==> pepper: inputs <==
==> flow/design.v (excerpt) <==
module UT_TOP (
    clk, 
    rst_n, 
    in_valid, 
    in_time,
    out_valid, 
    out_display, 
    out_day
);
input        clk, rst_n, in_valid;
input [30:0] in_time;
output reg       out_valid;
output reg [3:0] out_display;
output reg [2:0] out_day;
reg  [3:0]  current_state, next_state;
parameter IDLE       = 4'd0  ;
parameter INPUT      = 4'd1  ;
parameter CAL_16YEAR = 4'd2  ;
parameter CAL_4YEAR  = 4'd3  ;
parameter CAL_YEAR   = 4'd4  ;
parameter CAL_MONTH  = 4'd5  ;
parameter CAL_DAY    = 4'd6  ;
parameter CAL_4HOUR  = 4'd7  ;
parameter CAL_HOUR   = 4'd8  ;
parameter CAL_15MIN  = 4'd9  ;
parameter CAL_MIN    = 4'd10 ;
parameter CAL_SEC    = 4'd11 ;
parameter OUT        = 4'd12 ;
parameter time_16years      = 31'd504921600;   
parameter time_4years       = 31'd126230400;   
parameter time_common_years = 31'd31536000;    
parameter time_leap_years   = 31'd31622400;    
parameter time_odd_month    = 31'd2678400;     
parameter time_even_month   = 31'd2592000;     
parameter time_leap_month   = 31'd2505600;     
parameter time_com_month    = 31'd2419200;     
parameter time_day          = 31'd86400;       
parameter time_4hour        = 31'd14400;       
parameter time_hour         = 31'd3600;        
  ...
clock: 12.1 ns
lec_check: 0
abc_area: 1
cap_margin: 20
core_margin: 7
core_utilization: 17
min_routing_layer: met1
place_density: 0.84
setup_slack_margin: -0.73
slew_margin: 20
run.sh (not shown) runs the stock make flow with config.mk's settings and CLKGATE_MAP_FILE=.
==> quartz (differences from pepper) <==
Settings changed: CORE_MARGIN 7 to 2, CORE_UTILIZATION 17 to 72, CTS_CLUSTER_DIAMETER from default to 129, CTS_CLUSTER_SIZE from default to 29, PLACE_DENSITY 0.84 to default, PLACE_DENSITY_LB_ADDON from default to 0.05.
==> flow/constraint.sdc (replaced) <==
create_clock -name core_clock -period 8.99 [get_ports {clk}]
set_input_delay 1.7980 -clock core_clock [delete_from_list [all_inputs] [get_ports {clk}]]
set_output_delay 1.7980 -clock core_clock [all_outputs]
set_load 0.01 [all_outputs]
==> delta (differences from pepper) <==
Settings changed: ABC_AREA 1 to default, PLACE_DENSITY 0.84 to 0.86.
==> qor summary <==
| quantity | delta | quartz | pepper |
|---|---|---|---|
| Result of the run | finished with violations | did not finish | finished with violations |
| Stage where the flow stopped | - | global routing (5_1_grt) | - |
| Reasons for failing layout checks | negative setup slack | - | negative setup slack |
| Post-layout period usage of the worst path | 121.0% | - | 113.2% |
| Compound-cell area share of the yosys netlist | 32.00% | 24.25% | 24.25% |
| Mux area share | 3.549% | 0.2931% | 0.2931% |
| Number of multi-input combinational cells | 1839 | - | 1855 |
| Category of the critical setup timing path | flop to flop | - | flop to flop |
| HP Start | minute[5] | - | current_state[0] |
| Critical path's slowest cell | sky130_fd_sc_hd__dfstp_2 | - | sky130_fd_sc_hd__dfstp_2 |
| Post-CTS repair timing setup buffer count | 47 | 61 | 25 |
| DRC violation total after the first TritonRoute iteration | 2424 | - | 1930 |
| Sort of element at the end of the critical path | flop | - | flop |
| Hold endpoint | minute[5] | - | current_state[0] |
| Crit path DAT | 14890 ps | - | 14000 ps |
| Worst slew slack as a fraction of its limit | 24.15% | - | 20.41% |
| Chip Area | 99460 sq um | 21920 sq um | 96370 sq um |

* * *

==> inputs of indigo <==
==> flow/design.v <==
module B2BCD_IP #(parameter WIDTH = 4, parameter DIGIT = 2)(
    Binary_code,
    BCD_code
);
input  [WIDTH-1: 0]   Binary_code;
output [4*DIGIT-1: 0]    BCD_code;
wire [4*DIGIT-1: 0] shift_result [2:WIDTH-1];
wire [4*DIGIT-1: 0]   add_result [2:WIDTH-2];
genvar i, j;
generate
    for(i=2; i<WIDTH; i=i+1)begin : loop_shift
        if(i==2)begin
            assign shift_result[i] = {{(4*DIGIT-3){1'b0}}, Binary_code[WIDTH-1 : WIDTH-3]};
        end
        else begin
            assign shift_result[i] = {add_result[i-1][4*DIGIT-2: 0], Binary_code[WIDTH-i-1]};
        end   
    end
    for(i=2; i<WIDTH-1; i=i+1)begin : loop_add1
        for(j=0; j<DIGIT; j=j+1)begin
            assign add_result[i][4*j+3:4*j] = (shift_result[i][4*j+3:4*j] > 4)? shift_result[i][4*j+3:4*j] + 3 : shift_result[i][4*j+3:4*j]; 
        end      
    end
endgenerate
assign BCD_code = shift_result[WIDTH-1];
endmodule
module UT_TOP (
    clk, 
    rst_n, 
    in_valid, 
    in_time,
    out_valid, 
    out_display, 
    out_day
);
input        clk, rst_n, in_valid;
input [30:0] in_time;
output reg       out_valid;
output reg [3:0] out_display;
output reg [2:0] out_day;
reg  [3:0]  current_state, next_state;
parameter IDLE       = 4'd0  ;
parameter INPUT      = 4'd1  ;
parameter CAL_16YEAR = 4'd2  ;
parameter CAL_4YEAR  = 4'd3  ;
parameter CAL_YEAR   = 4'd4  ;
parameter CAL_MONTH  = 4'd5  ;
parameter CAL_DAY    = 4'd6  ;
parameter CAL_4HOUR  = 4'd7  ;
parameter CAL_HOUR   = 4'd8  ;
parameter CAL_15MIN  = 4'd9  ;
parameter CAL_MIN    = 4'd10 ;
parameter CAL_SEC    = 4'd11 ;
parameter OUT        = 4'd12 ;
parameter time_16years      = 31'd504921600;   
parameter time_4years       = 31'd126230400;   
parameter time_common_years = 31'd31536000;    
parameter time_leap_years   = 31'd31622400;    
parameter time_odd_month    = 31'd2678400;     
parameter time_even_month   = 31'd2592000;     
parameter time_leap_month   = 31'd2505600;     
parameter time_com_month    = 31'd2419200;     
parameter time_day          = 31'd86400;       
parameter time_4hour        = 31'd14400;       
parameter time_hour         = 31'd3600;        
parameter time_15minute     = 31'd900;         
parameter time_minute       = 31'd60;          
reg [3:0] counter;
reg [30:0] in_time_reg;
reg leap;
reg [10:0] year;
reg [3:0]  month;
reg [4:0]  day;
reg [4:0]  hour;
reg [5:0]  minute;
reg [5:0]  second;
wire [10:0] temp_year;
wire [3:0]  temp_month;
wire [2:0]  week;
reg  [10:0] Binary_code;
wire [15:0] BCD_code;
assign temp_year =  (month < 3)? year-1 : year;
assign temp_month = (month < 3)? month + 12 : month;
assign week = (day + 2*temp_month + 3*(temp_month + 1)/5 + temp_year + temp_year/4 - temp_year/100 + temp_year/400 + 1) % 7;
B2BCD_IP #(11, 4) I_B2BCD_IP ( .Binary_code(Binary_code), .BCD_code(BCD_code) );
always @(*)begin
    case (counter)
        0 : Binary_code = year; 
        1 : Binary_code = year;
        2 : Binary_code = year;
        3 : Binary_code = year;
        4 : Binary_code = {7'b0, month};
        5 : Binary_code = {7'b0, month};
        6 : Binary_code = {6'b0, day};
        7 : Binary_code = {6'b0, day};
        8 : Binary_code = {6'b0, hour};
        9 : Binary_code = {6'b0, hour};
        10: Binary_code = {5'b0, minute};
        11: Binary_code = {5'b0, minute};
        12: Binary_code = {5'b0, second};
        13: Binary_code = {5'b0, second};  
        default: Binary_code = year;
    endcase
end
always @(*) begin
    leap = (year[1:0] == 2'b00)? 1: 0;
end
always @(posedge clk or negedge rst_n) begin
    if(!rst_n)begin
        in_time_reg <= 0;
    end
    else if(in_valid)begin
        in_time_reg <= in_time;
    end
    else if(next_state == CAL_16YEAR)begin
        in_time_reg <= (in_time_reg < time_16years)? in_time_reg : in_time_reg - time_16years;
    end
    else if(next_state == CAL_4YEAR)begin
        in_time_reg <= (in_time_reg < time_4years)? in_time_reg : in_time_reg - time_4years;
    end
    else if(next_state == CAL_YEAR)begin
        if(leap)
            in_time_reg <= (in_time_reg < time_leap_years)? in_time_reg : in_time_reg - time_leap_years;
        else
            in_time_reg <= (in_time_reg < time_common_years)? in_time_reg : in_time_reg - time_common_years;
    end
    else if(next_state == CAL_MONTH)begin
        if(month == 2 && leap) 
            in_time_reg <= (in_time_reg < time_leap_month)? in_time_reg: in_time_reg - time_leap_month;
        else if(month == 2 && !leap) 
            in_time_reg <= (in_time_reg < time_com_month)? in_time_reg: in_time_reg - time_com_month;
        else if(month == 1 || month == 3 || month == 5  || month == 7 || month == 8 || month == 10 || month == 12) 
            in_time_reg <= (in_time_reg < time_odd_month)? in_time_reg: in_time_reg - time_odd_month;
        else 
            in_time_reg <= (in_time_reg < time_even_month)? in_time_reg: in_time_reg - time_even_month;
    end
    else if(next_state == CAL_DAY)begin
        in_time_reg <= (in_time_reg < time_day)? in_time_reg: in_time_reg - time_day;
    end
    else if(next_state == CAL_4HOUR)begin
        in_time_reg <= (in_time_reg < time_4hour)? in_time_reg: in_time_reg - time_4hour;
    end
    else if(next_state == CAL_HOUR)begin
        in_time_reg <= (in_time_reg < time_hour)? in_time_reg: in_time_reg - time_hour;
    end
    else if(next_state == CAL_15MIN)begin
        in_time_reg <= (in_time_reg < time_15minute)? in_time_reg: in_time_reg - time_15minute;
    end
    else if(next_state == CAL_MIN)begin
        in_time_reg <= (in_time_reg < time_minute)? in_time_reg: in_time_reg - time_minute;
    end
end
always @(posedge clk or negedge rst_n) begin
    if(!rst_n)begin
        year <= 'd1970;
    end
    else if(next_state == CAL_16YEAR)begin
        year <= (in_time_reg < time_16years)? year: year + 'd16;
    end
    else if(next_state == CAL_4YEAR)begin
        year <= (in_time_reg < time_4years)? year: year + 'd4;
    end
    else if(next_state == CAL_YEAR)begin
        if(leap)
            year <= (in_time_reg < time_leap_years)? year: year + 'd1;
        else
            year <= (in_time_reg < time_common_years)? year: year + 'd1;
    end
    else if(next_state == IDLE)begin
        year <= 'd1970;
    end
end
always @(posedge clk or negedge rst_n) begin
    if(!rst_n)begin
        month <= 'd1;
    end
    else if(next_state == CAL_MONTH)begin
        if(month == 2 && leap) 
            month <= (in_time_reg < time_leap_month)? month: month + 'd1;
        else if(month == 2 && !leap) 
            month <= (in_time_reg < time_com_month)? month: month + 'd1;
        else if(month == 1 || month == 3 || month == 5  || month == 7 || month == 8 || month == 10 || month == 12)
            month <= (in_time_reg < time_odd_month)? month: month + 'd1;
        else 
            month <= (in_time_reg < time_even_month)? month: month + 'd1;
    end
    else if(next_state == IDLE)begin
        month <= 'd1;
    end
end
always @(posedge clk or negedge rst_n) begin
    if(!rst_n)begin
        day <= 'd1;
    end
    else if(next_state == CAL_DAY)begin
        day <= (in_time_reg < time_day)? day : day + 'd1;
    end
    else if(next_state == IDLE)begin
        day <= 'd1;
    end
end
always @(posedge clk or negedge rst_n) begin
    if(!rst_n)begin
        hour <= 'd0;
    end
    else if(next_state == CAL_4HOUR)begin
        hour <= (in_time_reg < time_4hour)? hour : hour + 'd4;
    end
    else if(next_state == CAL_HOUR)begin
        hour <= (in_time_reg < time_hour)? hour : hour + 'd1;
    end
    else if(next_state == IDLE)begin
        hour <= 'd0;
    end
end
always @(posedge clk or negedge rst_n) begin
    if(!rst_n)begin
        minute <= 'd0;
    end
    else if(next_state == CAL_15MIN)begin
        minute <= (in_time_reg < time_15minute)? minute : minute + 'd15;
    end
    else if(next_state == CAL_MIN)begin
        minute <= (in_time_reg < time_minute)? minute : minute + 'd1;
    end
    else if(next_state == IDLE)begin
        minute <= 'd0;
    end
end
always @(*)begin
    second = in_time_reg[5:0];
end
always @(posedge clk or negedge rst_n) begin
    if(!rst_n)begin
        counter <= 'd0;
    end
    else if(next_state == OUT)begin
        counter <= counter + 1;
    end
    else if(next_state == IDLE)begin
        counter <= 'd0;
    end
end
always@(posedge clk or negedge rst_n)begin
    if(!rst_n)begin
        current_state <= IDLE;
    end
    else begin
        current_state <= next_state;
    end
end
always@(*)begin
    if(!rst_n)
        next_state = IDLE ;
    else begin
        case(current_state)
        IDLE:
            next_state = (!in_valid)? IDLE : INPUT;
        INPUT:
            next_state = CAL_16YEAR;
        CAL_16YEAR:
            next_state = (in_time_reg < time_16years)? CAL_4YEAR : CAL_16YEAR;
        CAL_4YEAR:
            next_state = (in_time_reg < time_4years)? CAL_YEAR : CAL_4YEAR;
        CAL_YEAR:begin
            if(leap) 
                next_state = (in_time_reg < time_leap_years)? CAL_MONTH : CAL_YEAR;
            else 
                next_state = (in_time_reg < time_common_years)? CAL_MONTH : CAL_YEAR;
        end
        CAL_MONTH:begin
            if(month == 2 && leap) 
                next_state = (in_time_reg < time_leap_month)? CAL_DAY : CAL_MONTH;
            else if(month == 2 && !leap) 
                next_state = (in_time_reg < time_com_month)? CAL_DAY : CAL_MONTH;
            else if(month == 1 || month == 3 || month == 5  || month == 7 || month == 8 || month == 10 || month == 12) 
                next_state = (in_time_reg < time_odd_month)? CAL_DAY : CAL_MONTH;
            else 
                next_state = (in_time_reg < time_even_month)? CAL_DAY : CAL_MONTH;
        end 
        CAL_DAY:
            next_state = (in_time_reg < time_day)? CAL_4HOUR : CAL_DAY;  
        CAL_4HOUR:
            next_state = (in_time_reg < time_4hour)? CAL_HOUR : CAL_4HOUR;
        CAL_HOUR:
            next_state = (in_time_reg < time_hour)? CAL_15MIN : CAL_HOUR;
        CAL_15MIN:
            next_state = (in_time_reg < time_15minute)? CAL_MIN : CAL_15MIN;
        CAL_MIN:
            next_state = (in_time_reg < time_minute)? OUT : CAL_MIN;
        OUT:
            next_state = (counter == 14)? IDLE : OUT;
        default :
            next_state = IDLE ;
        endcase
    end
end
always @(posedge clk or negedge rst_n) begin
    if (!rst_n) out_valid <= 'd0;
    else if(next_state == OUT) out_valid <= 'd1;
	else out_valid <= 'd0; 
end
always @(posedge clk or negedge rst_n) begin
	if (!rst_n) out_display <= 'd0;
    else if(next_state == OUT)begin
        case (counter)
            0 : out_display <= BCD_code[15:12];
            1 : out_display <= BCD_code[11:8];
            2 : out_display <= BCD_code[7:4];
            3 : out_display <= BCD_code[3:0];
            4 : out_display <= BCD_code[7:4];
            5 : out_display <= BCD_code[3:0];
            6 : out_display <= BCD_code[7:4];
            7 : out_display <= BCD_code[3:0];
            8 : out_display <= BCD_code[7:4];
            9 : out_display <= BCD_code[3:0];
            10: out_display <= BCD_code[7:4];
            11: out_display <= BCD_code[3:0];
            12: out_display <= BCD_code[7:4];
            13: out_display <= BCD_code[3:0];
        endcase
    end 
	else out_display <= 'd0;
end
always @(posedge clk or negedge rst_n) begin
	if (!rst_n) out_day <= 'd0;
    else if(next_state == OUT) out_day <= week;
	else out_day <= 'd0;
end
endmodule
==> flow/run.sh <==
#!/bin/bash
# the make line also repeats each setting of config.mk as NAME=value (left out here)
make -C /OpenROAD-flow-scripts/flow DESIGN_CONFIG=/design/flow/config.mk WORK_HOME=/design/flow/orfs CLKGATE_MAP_FILE= finish
==> flow/config.mk <==
export PLATFORM = sky130hd
export DESIGN_NAME = UT_TOP
export DESIGN_NICKNAME = UT_TOP
export VERILOG_FILES = /design/flow/design.v
export SDC_FILE = /design/flow/constraint.sdc
export NUM_CORES = 4
export LEC_CHECK = 0
export CAP_MARGIN = 20
export CELL_PAD_IN_SITES_DETAIL_PLACEMENT = 1
export CELL_PAD_IN_SITES_GLOBAL_PLACEMENT = 1
export CORE_MARGIN = 3
export CORE_UTILIZATION = 18
export CTS_CLUSTER_DIAMETER = 191
export CTS_CLUSTER_SIZE = 82
export GPL_ROUTABILITY_DRIVEN = 0
export GPL_TIMING_DRIVEN = 0
export MAX_ROUTING_LAYER = met5
export PLACE_DENSITY = 0.63
export SETUP_SLACK_MARGIN = 0.24
export SLEW_MARGIN = 20
==> flow/constraint.sdc <==
create_clock -name core_clock -period 12.2 [get_ports {clk}]
set_input_delay 2.4400 -clock core_clock [delete_from_list [all_inputs] [get_ports {clk}]]
set_output_delay 2.4400 -clock core_clock [all_outputs]
set_load 0.01 [all_outputs]
==> inputs of nickel, as changes to indigo <==
- CELL_PAD_IN_SITES_DETAIL_PLACEMENT: 1 -> unset
- CELL_PAD_IN_SITES_GLOBAL_PLACEMENT: 1 -> unset
- CORE_MARGIN: 3 -> 2
- CORE_UTILIZATION: 18 -> 72
- CTS_CLUSTER_DIAMETER: 191 -> unset
- CTS_CLUSTER_SIZE: 82 -> 61
- GPL_ROUTABILITY_DRIVEN: 0 -> unset
- GPL_TIMING_DRIVEN: 0 -> unset
- MAX_ROUTING_LAYER: met5 -> unset
- PLACE_DENSITY: 0.63 -> unset
- PLACE_DENSITY_LB_ADDON: unset -> 0.0
- SETUP_SLACK_MARGIN: 0.24 -> unset
==> flow/constraint.sdc (replaced) <==
create_clock -name core_clock -period 7.54 [get_ports {clk}]
set_input_delay 1.5080 -clock core_clock [delete_from_list [all_inputs] [get_ports {clk}]]
set_output_delay 1.5080 -clock core_clock [all_outputs]
set_load 0.01 [all_outputs]
==> inputs of juniper, as changes to indigo <==
- CELL_PAD_IN_SITES_DETAIL_PLACEMENT: 1 -> unset
- CELL_PAD_IN_SITES_GLOBAL_PLACEMENT: 1 -> unset
- CORE_MARGIN: 3 -> 2
- CORE_UTILIZATION: 18 -> 43
- CTS_CLUSTER_DIAMETER: 191 -> 130
- CTS_CLUSTER_SIZE: 82 -> 98
- GPL_ROUTABILITY_DRIVEN: 0 -> unset
- GPL_TIMING_DRIVEN: 0 -> unset
- MAX_ROUTING_LAYER: met5 -> unset
- PLACE_DENSITY: 0.63 -> unset
- SETUP_SLACK_MARGIN: 0.24 -> -1.3
==> flow/constraint.sdc (replaced) <==
create_clock -name core_clock -period 15.0 [get_ports {clk}]
set_input_delay 3.0000 -clock core_clock [delete_from_list [all_inputs] [get_ports {clk}]]
set_output_delay 3.0000 -clock core_clock [all_outputs]
set_load 0.01 [all_outputs]
==> inputs of fjord, as changes to indigo <==
- CELL_PAD_IN_SITES_DETAIL_PLACEMENT: 1 -> unset
- CELL_PAD_IN_SITES_GLOBAL_PLACEMENT: 1 -> unset
- CORE_MARGIN: 3 -> 2
- CORE_UTILIZATION: 18 -> 68
- CTS_CLUSTER_DIAMETER: 191 -> unset
- CTS_CLUSTER_SIZE: 82 -> 13
- GPL_ROUTABILITY_DRIVEN: 0 -> unset
- GPL_TIMING_DRIVEN: 0 -> unset
- MAX_ROUTING_LAYER: met5 -> unset
- PLACE_DENSITY: 0.63 -> unset
- SETUP_SLACK_MARGIN: 0.24 -> unset
==> notes.md <==
On the backend side, the flow ran end to end.

The report lists the number of standard-cell rows as 55. The final design utilization stands at 87.3%. The count of endpoints failing setup in the final report stands at 3. The area of all sequential standard cells stands at 2170 µm². The fraction of area in multi-input gates stands at 67.6%.

Failing layout checks were recorded as setup timing. The routed design could run at a clock period as short as 16210 ps. The run finished, with violations left. Once routing completed, OpenROAD measured the worst setup slack at -4010 ps.

Dividing the detail-routed via count by the number of cells gives 7.56. The cell count after placement stands at 2657. The number of max-cap violations stands at 0.
-- figures above: fjord

==> notes.md <==
On the backend side, the flow ran end to end.

The flow ran to the end, but the layout failed its checks. The layout checks failed on setup timing. At the end of the flow the core is filled with cells to 48.4%. Summing all flip-flop and latch instances after layout gives 2160 µm². The worst setup slack after layout stands at -168 ps. The fraction of area in multi-input gates stands at 71.8%. In this run the critical register-to-register path is captured at out_day[1]$_DFF_PN0_. The count of endpoints failing setup in the final report stands at 2.

The script logs the ratio of routed vias to standard cells as 6.30. For reference, the mux area share after synthesis is 3.55%. Across the run, the number of max-cap violations was 0. Counting I/O delays and the setup requirement, the final critical path takes 15170 ps.
-- figures above: juniper

==> notes.md <==
On the backend side, the flow ran end to end.

The worst path in the final design needs a cycle of 14740 ps, including I/O delays and setup. The run finished, with violations left. The routed wire length stands at 67300 µm. Yosys mapped a number of flops with a built-in enable equal to 0.

TritonCTS built the clock tree. The number of global-route vias before repair stands at 18.0k. The worst setup slack after layout stands at -2540 ps. The run did not pass the layout checks because of setup timing. The number of cells in Yosys stat stands at 2182. The share of the synthesized area in the top cell type stands at 12.3%. In the final layout, multi-input gates take up 67.5% of the cell area.

The placement row count stands at 106. Cells fill 23.3% of the core in the end.

The cell count after placement stands at 3358. In the final layout, flip-flops and latches occupy 2170 µm². Setup violations remaining at the end of the flow were counted as 3. The routed design shows a via density per instance of 5.12. The run reported a max-capacitance violation count of 0.
-- figures above: indigo

==> notes.md <==
Implementation progress

The flow did not finish. Progress stopped at global routing (5_1_grt). The tool reported: "[ERROR GRT-0116] Global routing finished with congestion. Check the congestion regions in the DRC Viewer". The global route stage reports its total congestion overflow as 266. Post-CTS repair changed the size of 130 cells. The placement stage leaves a total instance area of 18600 µm². The top cell type by area accounts for 12.3% of the synthesized area.

Synthesis produced a netlist with a net count of 2369. The count of boundary I/O pins stands at 42. The overall die width stands at 150 µm.

The number of levels the H-tree was split into stands at 3. The cell count after placement stands at 2708. Looking at area per cell type in the netlist, the leader is sky130_fd_sc_hd__dfrtp_1. The post-synthesis sequential area ratio stands at 14.0%. The summed instance area of the synthesized netlist stands at 15400 µm².

The number of enable flip-flop cells stands at 0. Per the synthesis report, the adder-cell share of the synthesized area is 14.0%. The placement row count stands at 53. The synthesis report names the predominant flop master as sky130_fd_sc_hd__dfrtp_1.
-- figures above: nickel

